## maxfinder
module maxfinder(clk, rst, start, x1, x2, x3, x4, eps, done, result);
input clk, start, rst;
input [4:0] x1, x2, x3, x4, eps;
output done;
output [4:0] result;
wire wen, wenep, sel, zer;
DataPath datapath(clk, rst, x1, x2, x3, x4, eps, wen, wenep, sel, zer, result);
controller con(clk, rst, start, zer, wen, wenep, sel, done);
endmodule
Size: roughly 0.013 mm² of cells after synthesis.
Settings: LEC_CHECK=0, ABC_AREA=1, CAP_MARGIN=30, CELL_PAD_IN_SITES_DETAIL_PLACEMENT=2, CELL_PAD_IN_SITES_GLOBAL_PLACEMENT=2, CORE_ASPECT_RATIO=1.11, CORE_MARGIN=8, CORE_UTILIZATION=35, CTS_CLUSTER_DIAMETER=23, GPL_ROUTABILITY_DRIVEN=1, MAX_ROUTING_LAYER=met4, MIN_ROUTING_LAYER=met2, PLACE_DENSITY_LB_ADDON=0.19, SLEW_MARGIN=20, TNS_END_PERCENT=90; clock period 6.87 ns.
run.sh (not shown) runs the stock make flow with config.mk's settings and CLKGATE_MAP_FILE=.
The baseline finished clean.
Rerun with:
Settings changed: ABC_AREA 1 to unset, CAP_MARGIN 30 to 20, CELL_PAD_IN_SITES_DETAIL_PLACEMENT 2 to unset, CELL_PAD_IN_SITES_GLOBAL_PLACEMENT 2 to unset, CORE_ASPECT_RATIO 1.11 to unset, CORE_MARGIN 8 to 2, CORE_UTILIZATION 35 to 65, CTS_CLUSTER_DIAMETER 23 to unset, GPL_ROUTABILITY_DRIVEN 1 to unset, MAX_ROUTING_LAYER met4 to unset, MIN_ROUTING_LAYER met2 to unset, PLACE_DENSITY_LB_ADDON 0.19 to unset, TNS_END_PERCENT 90 to unset.
Clock period 6.87 ns to 5.02 ns, I/O delays scaled along.
=> With this change the flow completed and failed the layout checks on negative setup slack. Routed wire length decreases by about a fifth. Die area decreases by well over a third. Setup slack loses 1100 ps. Maximum frequency increases by roughly a tenth. Global-route usage increases by 2.8 points.
Rerun with:
Settings changed: CORE_UTILIZATION 65 to 40.
Clock period 5.02 ns to 9.0 ns, I/O delays scaled along.
What happened:
- Now the flow went through all stages and came out clean
- hold slack stays flat
- combinational power falls by 58%
- core utilization falls by 40 points
- setup slack is better by 3200 ps

* * *

## wip/nickel
Starting RTL as in the previous note.
==> flow/config.mk <==
export PLATFORM = sky130hd
export DESIGN_NAME = maxfinder
export DESIGN_NICKNAME = maxfinder
export VERILOG_FILES = /design/flow/design.v
export SDC_FILE = /design/flow/constraint.sdc
export NUM_CORES = 4
export LEC_CHECK = 0
export CAP_MARGIN = 20
export CORE_ASPECT_RATIO = 1.18
export CORE_MARGIN = 2
export CORE_UTILIZATION = 70
export CTS_CLUSTER_DIAMETER = 396
export CTS_CLUSTER_SIZE = 25
export PLACE_DENSITY_LB_ADDON = 0.0
export SETUP_SLACK_MARGIN = 1.21
export SLEW_MARGIN = 20
==> flow/constraint.sdc <==
create_clock -name core_clock -period 6.16 [get_ports {clk}]
set_input_delay 1.2320 -clock core_clock [delete_from_list [all_inputs] [get_ports {clk}]]
set_output_delay 1.2320 -clock core_clock [all_outputs]
set_load 0.01 [all_outputs]
Inputs modified between wip/nickel and wip/indigo:
Settings: removing PLACE_DENSITY_LB_ADDON (formerly 0.0); removing SETUP_SLACK_MARGIN (formerly 1.21); removing CTS_CLUSTER_DIAMETER (formerly 396); removing CTS_CLUSTER_SIZE (formerly 25); changing CORE_UTILIZATION from 70 to 72; removing CORE_ASPECT_RATIO (formerly 1.18); setting PLACE_DENSITY to 0.67 for the first time; changing the clock period (ns, I/O delays scaled along) from 6.16 to 5.58.
Notes after the runs:
- Complete run, failing final checks: wip/indigo, reason setup timing.
- [compare] base=wip/nickel new=wip/indigo: number of gates on the worst path with buffers counted picked up an extra 1; count of clock-buffer cells in the layout climbed 1.
- Half-perimeter wire length of the detailed placement result grows by a few percent when moving from wip/nickel to wip/indigo.
- Between wip/nickel and wip/indigo, the flow reports die area decreasing by a few percent.
- Measured against each other, wip/nickel and wip/indigo differ in required time at the worst-slack endpoint, the lower figure coming from wip/indigo.
- As far as worst hold slack is concerned, wip/nickel and wip/indigo perform about the same.
- Relative to wip/nickel, the number of fill cells measured on wip/indigo has increased by a few percent.
- In wip/indigo, the wire length came out about 5% below the value in wip/nickel.
- The run showing the greater placed cell count is wip/indigo.
For wip/sierra, these inputs were changed with respect to wip/indigo:
Settings: CORE_UTILIZATION changed from 72 to 40; PLACE_DENSITY removed (was 0.67); the clock period (ns, I/O delays scaled along) changed from 5.58 to 6.57.
### Flow results
- wip/sierra completed every stage of the flow, and the final layout passed the timing, design-rule and antenna checks.
- The routed length on met1 in wip/sierra was higher than what wip/indigo gave.
- wip/sierra: detailed-routing iteration count for the pre-antenna-repair pass lower than wip/indigo
- Switching power (wip/sierra vs. wip/indigo) decreases by more than 10%
- Relative to wip/indigo, the floorplan die area measured on wip/sierra has increased by more than half.
- Between wip/indigo and wip/sierra, the flow reports number of cells on the critical path decreasing by a few percent.
- Measured against each other, wip/sierra and wip/indigo differ in ratio of final minimum period to clock period, the higher figure coming from wip/indigo.
- wip/indigo has lower count of standard-cell rows than wip/sierra.
- wip/sierra reports a higher sequential share of layout area than wip/indigo does.
- Design area in wip/sierra is about 4% lower than in wip/indigo
- From wip/indigo to wip/sierra the numbers moved as follows: total power went down 20%; sequential logic power went down about 20%.

* * *

Setup of job 719:
maxfinder again, from the RTL that the note above started with.
Settings: LEC_CHECK=0, ABC_AREA=1, CAP_MARGIN=40, CORE_ASPECT_RATIO=1.37, CORE_MARGIN=2, CORE_UTILIZATION=72, CTS_CLUSTER_DIAMETER=221, CTS_CLUSTER_SIZE=92, PLACE_DENSITY=0.35, SETUP_SLACK_MARGIN=0.72, SLEW_MARGIN=20, TNS_END_PERCENT=5; clock period 3.73 ns.
Job 719 did not finish; the tool stopped in global routing with error GRT-0232.
diff inputs: job 719 => job 1442
- CTS_CLUSTER_SIZE: 92 -> unset
- PLACE_DENSITY: 0.35 -> unset
- TNS_END_PERCENT: 5 -> unset
- CORE_ASPECT_RATIO: 1.37 -> unset
- CTS_CLUSTER_DIAMETER: 221 -> unset
- PLACE_DENSITY_LB_ADDON: unset -> 0.19
- CAP_MARGIN: 40 -> 20
- SETUP_SLACK_MARGIN: 0.72 -> unset
- the clock period (ns, I/O delays scaled along): 3.73 -> 6.06
Results
Job 1442 went all the way through the flow, and no timing, DRC or antenna check failed. Job 719: aborted in global routing (tool error). Job 719 -> job 1442: distinct cell type count after synthesis delta 0, exact match. Any difference in total number of clock tree sinks between job 719 and job 1442 is small enough to ignore. Post-DP HPWL shrinks by more than 10% when moving from job 719 to job 1442.
### job 1442 -> job 7057
- PLACE_DENSITY_LB_ADDON no longer set, was 0.19
- CORE_UTILIZATION now 65, was 72
- ABC_AREA no longer set, was 1
- the clock period (ns, I/O delays scaled along) now 5.01, was 6.06
==> results <==
The final report for job 7057 shows a completed flow and a layout that fails verification, specifically setup timing.
For job 7057, the startpoint of the worst setup timing path was datapath.PU3.reg4.reg1.out$_SDFF_PP0_, unlike job 1442, where it was datapath.my_x4.reg4.out$_SDFFE_PP0P_.
| height of the die | job 7057 vs job 1442 | about 5% higher |
In the metrics for job 1442 and job 7057, the one carrying the lower routed wire length is job 1442.
Job 1442 → job 7057: final critical delay including setup and external delays decreased by 230 ps relative to the old numbers; summed area of non-filler cells in the final layout increased by 15% relative to the old numbers; area growth from synthesis to final layout increased by 16 points relative to the old numbers; power consumed by combinational cells increased by 16% relative to the old numbers.
Job 7057 vs. job 1442: global-route wire length before repair went up by 8.5%.
In job 7057, the cell total in the yosys stat output came out 159 below the value in job 1442.
Power dissipated by switching net loads for job 7057: about 4% up relative to job 1442
The met2 track demand over resource in global routing on job 7057 is in line with that on job 1442.
Setup changes, job 7057 to job 6200
- CORE_UTILIZATION: 65 -> 68
- CTS_CLUSTER_SIZE: unset -> 74
- ABC_AREA: unset -> 1
Results
Job 6200 and job 7057: no clean run. Final checks on job 7057, whose flow otherwise completed, came back failing, citing setup timing. Job 6200 finished every stage; the final checks, however, were not passed, the failures being setup timing. Min wire length on met1 across job 6200 and job 7057: job 7057. Job 6200: leakage power figure 0.58 nW above job 7057. From job 7057 to job 6200 the numbers moved as follows: worst setup slack higher; clock network power higher; instance tally after logic synthesis higher. Sequential power share in job 6200 is 2.4 points lower than in job 7057. Summary: via count, job 6200 worse than job 7057. Against job 7057, overall power of the completed layout in job 6200 rose by more than 10%. Sort job 6200 and job 7057 by vertical extent of the die desc -> top: job 7057.

* * *

run D:
maxfinder again, from the RTL that the note above started with.
clock: 4.5 ns
lec_check: 0
abc_area: 1
cap_margin: 20
core_margin: 2
core_utilization: 64
cts_cluster_diameter: 334
place_density: 0.43
slew_margin: 20
Run D: flow complete, layout not clean; failing: setup timing
Relative to run D, the following input files were edited for run H:
- clearing ABC_AREA, which used to be 1
- clearing PLACE_DENSITY, which used to be 0.43
- clearing CTS_CLUSTER_DIAMETER, which used to be 334
- swapping 64 for 17 in CORE_UTILIZATION
- swapping 4.5 for 9.49 in the clock period (ns, I/O delays scaled along)
[summary]
Every stage of the flow completed for run H, and the final layout passed the timing, design-rule and antenna checks. The routed wire length of run H falls short of that of run D by about 20%. Run H against run D: total power density per cell area shrank by 64%; synthesized cell area went down by about 0.33%; worst clock skew dropped 0.0051 ns; Yosys chip area lost 41 sq um. Comparing run H against run D, there is no change at all in count of flip-flops with a built-in enable after synthesis. Run D -> run H: synthesized cell count decreased by more than 10%. The setup slack of run H is larger than that of run D. Diff run D -> run H | global-route track usage on met2 | decrease of 48 points. STATUS total power: run H wins against run D.

* * *

Starting RTL as in the previous note.
make LEC_CHECK=0 ABC_AREA=1 CAP_MARGIN=20 CORE_MARGIN=2 CORE_UTILIZATION=64 CTS_CLUSTER_DIAMETER=334 CTS_CLUSTER_SIZE=96 PLACE_DENSITY=0.43 SLEW_MARGIN=20 TNS_END_PERCENT=10 finish   # period 3.68 ns
The first run finished but failed the layout checks on negative setup slack.
Rerun with:
ABC_AREA = default   (was 1)
CORE_UTILIZATION = 72   (was 64)
CTS_CLUSTER_DIAMETER = default   (was 334)
CTS_CLUSTER_SIZE = default   (was 96)
PLACE_DENSITY = default   (was 0.43)
TNS_END_PERCENT = default   (was 10)
clock period = 4.99 ns   (was 3.68 ns; I/O delays follow)
The changed run finished but failed the layout checks on negative setup slack.
Clock skew increases by 0.0047 ns.
Sequential power decreases by 28%.
Combinational power decreases by 43%.
Routed wire length increases by 37%.
Setup slack gains 0.47 ns.
Worst hold slack loses 0.012 ns.
Die area decreases by 11%.
Rerun with:
ABC_AREA = 1   (was default)
CTS_CLUSTER_SIZE = 74   (was default)
PLACE_DENSITY_LB_ADDON = 0.27   (was default)
clock period = 5.13 ns   (was 4.99 ns; I/O delays follow)
What happened: The new run finished but fails on negative setup slack; count of clock-buffer cells in the layout came out lower by 2; sequential power is about the same; wire length came out higher by 2.7%; utilization came out lower by 2.9 points; global-route usage came out lower by 0.95 points; die area came out higher by 0.32%; cell area came out lower by 3.1%; register-to-register slack improves by 0.44 ns; setup slack improves by 0.44 ns; non-clock buffer count came out lower by 33; final cell count came out higher by 7.4%.
Rerun with:
CTS_CLUSTER_DIAMETER = 236   (was default)
PLACE_DENSITY = 0.35   (was default)
PLACE_DENSITY_LB_ADDON = default   (was 0.27)
clock period = 5.01 ns   (was 5.13 ns; I/O delays follow)
Effect: The changed run reached the layout checks and failed them: negative setup slack. Maximum frequency increases by a little under a tenth. Non-clock buffer count is higher by 8. Count of clock-buffer cells in the layout went up by 1. Utilization rose by 1.7 points. Final cell count went up slightly. Sequential cell count does not change. Power drops by a few percent. First-iteration DRC count fell by well over a third. Clock skew is about the same. Design area is higher slightly. Setup slack improved by 0.31 ns.
Rerun with:
CTS_CLUSTER_DIAMETER = default   (was 236)
HOLD_SLACK_MARGIN = 0.07   (was default)
PLACE_DENSITY = default   (was 0.35)
PLACE_DENSITY_LB_ADDON = 0.27   (was default)
After rerunning:
- The changed run aborted during 5_1_grt (GRT-0232)
- synthesized area does not change
- die area is unchanged
- synthesized cell count stays the same

* * *

maxfinder again, from the RTL that the note above started with.
// maxfinder
module maxfinder(clk, rst, start, x1, x2, x3, x4, eps, done, result);
Settings: LEC_CHECK=0, ABC_AREA=1, CAP_MARGIN=20, CORE_ASPECT_RATIO=0.5, CORE_MARGIN=2, CORE_UTILIZATION=72, CTS_CLUSTER_DIAMETER=334, CTS_CLUSTER_SIZE=96, PLACE_DENSITY=0.43, SETUP_SLACK_MARGIN=1.63, SLEW_MARGIN=20, TNS_END_PERCENT=10; clock period 5.51 ns.
Change:
- CTS_CLUSTER_DIAMETER: 334 -> 221
- CTS_CLUSTER_SIZE: 96 -> 98
- PLACE_DENSITY: 0.43 -> not set
- SETUP_SLACK_MARGIN: 1.63 -> 0.68
- TNS_END_PERCENT: 10 -> not set
- clock period: 5.51 -> 3.73 ns (I/O delays scaled with it)
Effect: The changed run stopped in 4_1_cts, error DPL-0033; synthesized area does not change; synthesized cell count does not change; die size does not change.

* * *

Starting RTL as in the previous note.
// maxfinder
module maxfinder(clk, rst, start, x1, x2, x3, x4, eps, done, result);
clock: 9.0 ns
lec_check: 0
cap_margin: 20
core_margin: 2
core_utilization: 40
cts_cluster_diameter: 380
cts_cluster_size: 99
setup_slack_margin: 1.82
slew_margin: 20
Next try:
Settings changed: ABC_AREA set to 0, CORE_ASPECT_RATIO set to 1.94, CTS_CLUSTER_DIAMETER 380 to 400, CTS_CLUSTER_SIZE 99 to 98, GPL_ROUTABILITY_DRIVEN set to 0, SETUP_SLACK_MARGIN 1.82 to -0.17, SLEW_MARGIN 20 to 0, TNS_END_PERCENT set to 20.
=>
- routed wire length rose by 13%
- worst hold slack hardly moves
- register-to-register slack got worse by 0.06 ns
- count of clock-buffer cells in the layout increases by 1
- clock skew is higher by 0.0055 ns
- sequential power barely changes
- area after synthesis stays the same
Next try:
Settings changed: CORE_MARGIN 2 to 7, CORE_UTILIZATION 40 to 59.
Power drops slightly.
Worst hold slack barely changes.
Sequential cell count stays the same.
Cell area is lower slightly.
Critical path depth stays the same.
Sequential share of layout area rises by 0.20 points.

* * *

maxfinder again, from the RTL that the note above started with.
Settings: LEC_CHECK=0, ABC_AREA=0, CAP_MARGIN=20, CELL_PAD_IN_SITES_GLOBAL_PLACEMENT=0, CORE_ASPECT_RATIO=0.73, CORE_MARGIN=2, CORE_UTILIZATION=30, GPL_TIMING_DRIVEN=1, MAX_ROUTING_LAYER=met4, PLACE_DENSITY=0.95, SETUP_SLACK_MARGIN=0.08, SLEW_MARGIN=20; clock period 11.2 ns.
Rerun with:
==> flow/config.mk (replaced) <==
export PLATFORM = sky130hd
export DESIGN_NAME = maxfinder
export DESIGN_NICKNAME = maxfinder
export VERILOG_FILES = /design/flow/design.v
export SDC_FILE = /design/flow/constraint.sdc
export NUM_CORES = 4
export LEC_CHECK = 0
export ABC_AREA = 1
export CAP_MARGIN = 20
export CORE_MARGIN = 2
export CORE_UTILIZATION = 68
export CTS_CLUSTER_SIZE = 74
export SLEW_MARGIN = 20
==> flow/constraint.sdc (replaced) <==
create_clock -name core_clock -period 5.02 [get_ports {clk}]
set_input_delay 1.0040 -clock core_clock [delete_from_list [all_inputs] [get_ports {clk}]]
set_output_delay 1.0040 -clock core_clock [all_outputs]
set_load 0.01 [all_outputs]
=> With this change the flow ran to the end with violations: setup timing; wire length went up by 13%; first-iteration DRC count went up by about 14%; via count increases by 9.6%; maximum frequency rises by about 28%; total power climbs to 3.0 times its value; final cell count decreases by about 0.46%; final area climbs by 13%; setup slack got worse by 4.7 ns; global-route usage rose by 19 points; non-clock buffer count climbs by 150.

* * *

Setup of build 98:
Starting RTL as in the previous note.
export LEC_CHECK = 0
export ABC_AREA = 0
export CAP_MARGIN = 35
export CELL_PAD_IN_SITES_GLOBAL_PLACEMENT = 1
export CORE_ASPECT_RATIO = 0.5
export CORE_MARGIN = 2
export CORE_UTILIZATION = 40
export CTS_CLUSTER_DIAMETER = 400
export CTS_CLUSTER_SIZE = 98
export GPL_ROUTABILITY_DRIVEN = 0
export SETUP_SLACK_MARGIN = -0.17
export SLEW_MARGIN = 0
export TNS_END_PERCENT = 20
create_clock -name core_clock -period 9.0 [get_ports {clk}]
Input-level comparison between build 42 and build 98:
==> flow/config.mk <==
export PLATFORM = sky130hd
export DESIGN_NAME = maxfinder
export DESIGN_NICKNAME = maxfinder
export VERILOG_FILES = /design/flow/design.v
export SDC_FILE = /design/flow/constraint.sdc
export NUM_CORES = 4
export LEC_CHECK = 0
export CAP_MARGIN = 20
export CORE_MARGIN = 2
export CORE_UTILIZATION = 40
export CTS_CLUSTER_DIAMETER = 400
export CTS_CLUSTER_SIZE = 100
export SETUP_SLACK_MARGIN = -0.88
export SLEW_MARGIN = 20
### Flow results
- [compare] base=build 98 new=build 42: met2 demand-to-capacity share in global routing higher; final design utilization lower; number of cells on the worst reg-to-reg path grew by 4.0%; power went down by 0.14 mW.
- Of build 42 and build 98, build 98 shows the higher relative area change from synthesis to final layout, with build 42 below it.
- Build 42 against build 98: global-route usage now sits lower; maximum achievable frequency now sits higher.
Relative to build 42, the following input files were edited for build 7:
-- flow/config.mk --
<<< build 42, line 10
export CORE_UTILIZATION = 40
>>> build 7, line 10
export CORE_UTILIZATION = 63
<<< build 42, line 12
export CTS_CLUSTER_SIZE = 100
export SETUP_SLACK_MARGIN = -0.88
>>> build 7, line 12
export CTS_CLUSTER_SIZE = 98
Notes after the runs:
The part of the total power dissipated in the clock network number comes out higher for build 7 vs build 42.
Any difference in initial antenna violation count between build 7 and build 42 is small enough to ignore.
Vias: build 7 more than build 42
Any difference in tightest hold margin between build 42 and build 7 is small enough to ignore.
Compared with build 42, build 7 improves first-pass GRT wire length.
The total wire length after detailed routing of build 7 was superior to that of build 42.
Compared with build 42, build 7 shows a higher maximum VDD drop.
Build 7 against build 42: combinational share of power lower; worst slew margin relative to its limit moved down; post-route non-filler standard cell count fell by 134.
Here is what was changed in the inputs of build 3 compared with build 7.
-- flow/config.mk --
<<< build 7, line 9
export CORE_MARGIN = 2
export CORE_UTILIZATION = 63
export CTS_CLUSTER_DIAMETER = 400
>>> build 3, line 9
export CORE_MARGIN = 10
export CORE_UTILIZATION = 40
export CTS_CLUSTER_DIAMETER = 398
Notes after the runs:
Build 3: all stages complete, timing, DRC and antenna checks passed
Summary of the comparison: clock group share of total power is higher in build 3, relative to build 7.
Compared with build 7, build 3 shows slew at the pin closest to its max-slew limit lower by 0.066 ns.
Total power of build 3 is higher than that of build 7.
The following lists how build 50 was set up differently from build 3:
-- flow/config.mk --
<<< build 3, line 9
export CORE_MARGIN = 10
>>> build 50, line 9
export CELL_PAD_IN_SITES_DETAIL_PLACEMENT = 1
export CORE_ASPECT_RATIO = 1.99
export CORE_MARGIN = 4
<<< build 3, line 11
export CTS_CLUSTER_DIAMETER = 398
export CTS_CLUSTER_SIZE = 98
>>> build 50, line 13
export CTS_CLUSTER_DIAMETER = 23
export GPL_ROUTABILITY_DRIVEN = 1
export MAX_ROUTING_LAYER = met4
export MIN_ROUTING_LAYER = met1
export SETUP_SLACK_MARGIN = 2.31
<<< build 3, line 14
>>> build 50, line 19
export TNS_END_PERCENT = 20
[summary]
- Count of placed standard cells in the final layout, fillers left out, build 50 and build 3: larger value in build 50
- [build 50] overall routing resource usage rose 6.8 points relative to build 3
- Power dissipated in sequential cells is higher on build 50
- Re final HPWL from detailed placement: build 50 is 25% up on build 3.
- Total of plain and repair buffers excluding clock buffers, build 50 and build 3: smaller value in build 3
- The last weighted congestion value of the routability-driven placer of build 50 exceeds that of build 3 by 3.8%.
- Summary of build 50 over build 3: overall chip area went down by 0.0044 mm2; wire length rose 25%; fraction of the cycle the final worst path needs picked up an extra 0.52 points.
- For build 3, the termination of the worst setup path was datapath.my_x1.reg1.out, unlike build 50, where it was datapath.my_x4.reg1.out.
Power figures rest on the tool's default switching activity, not on a simulated workload.
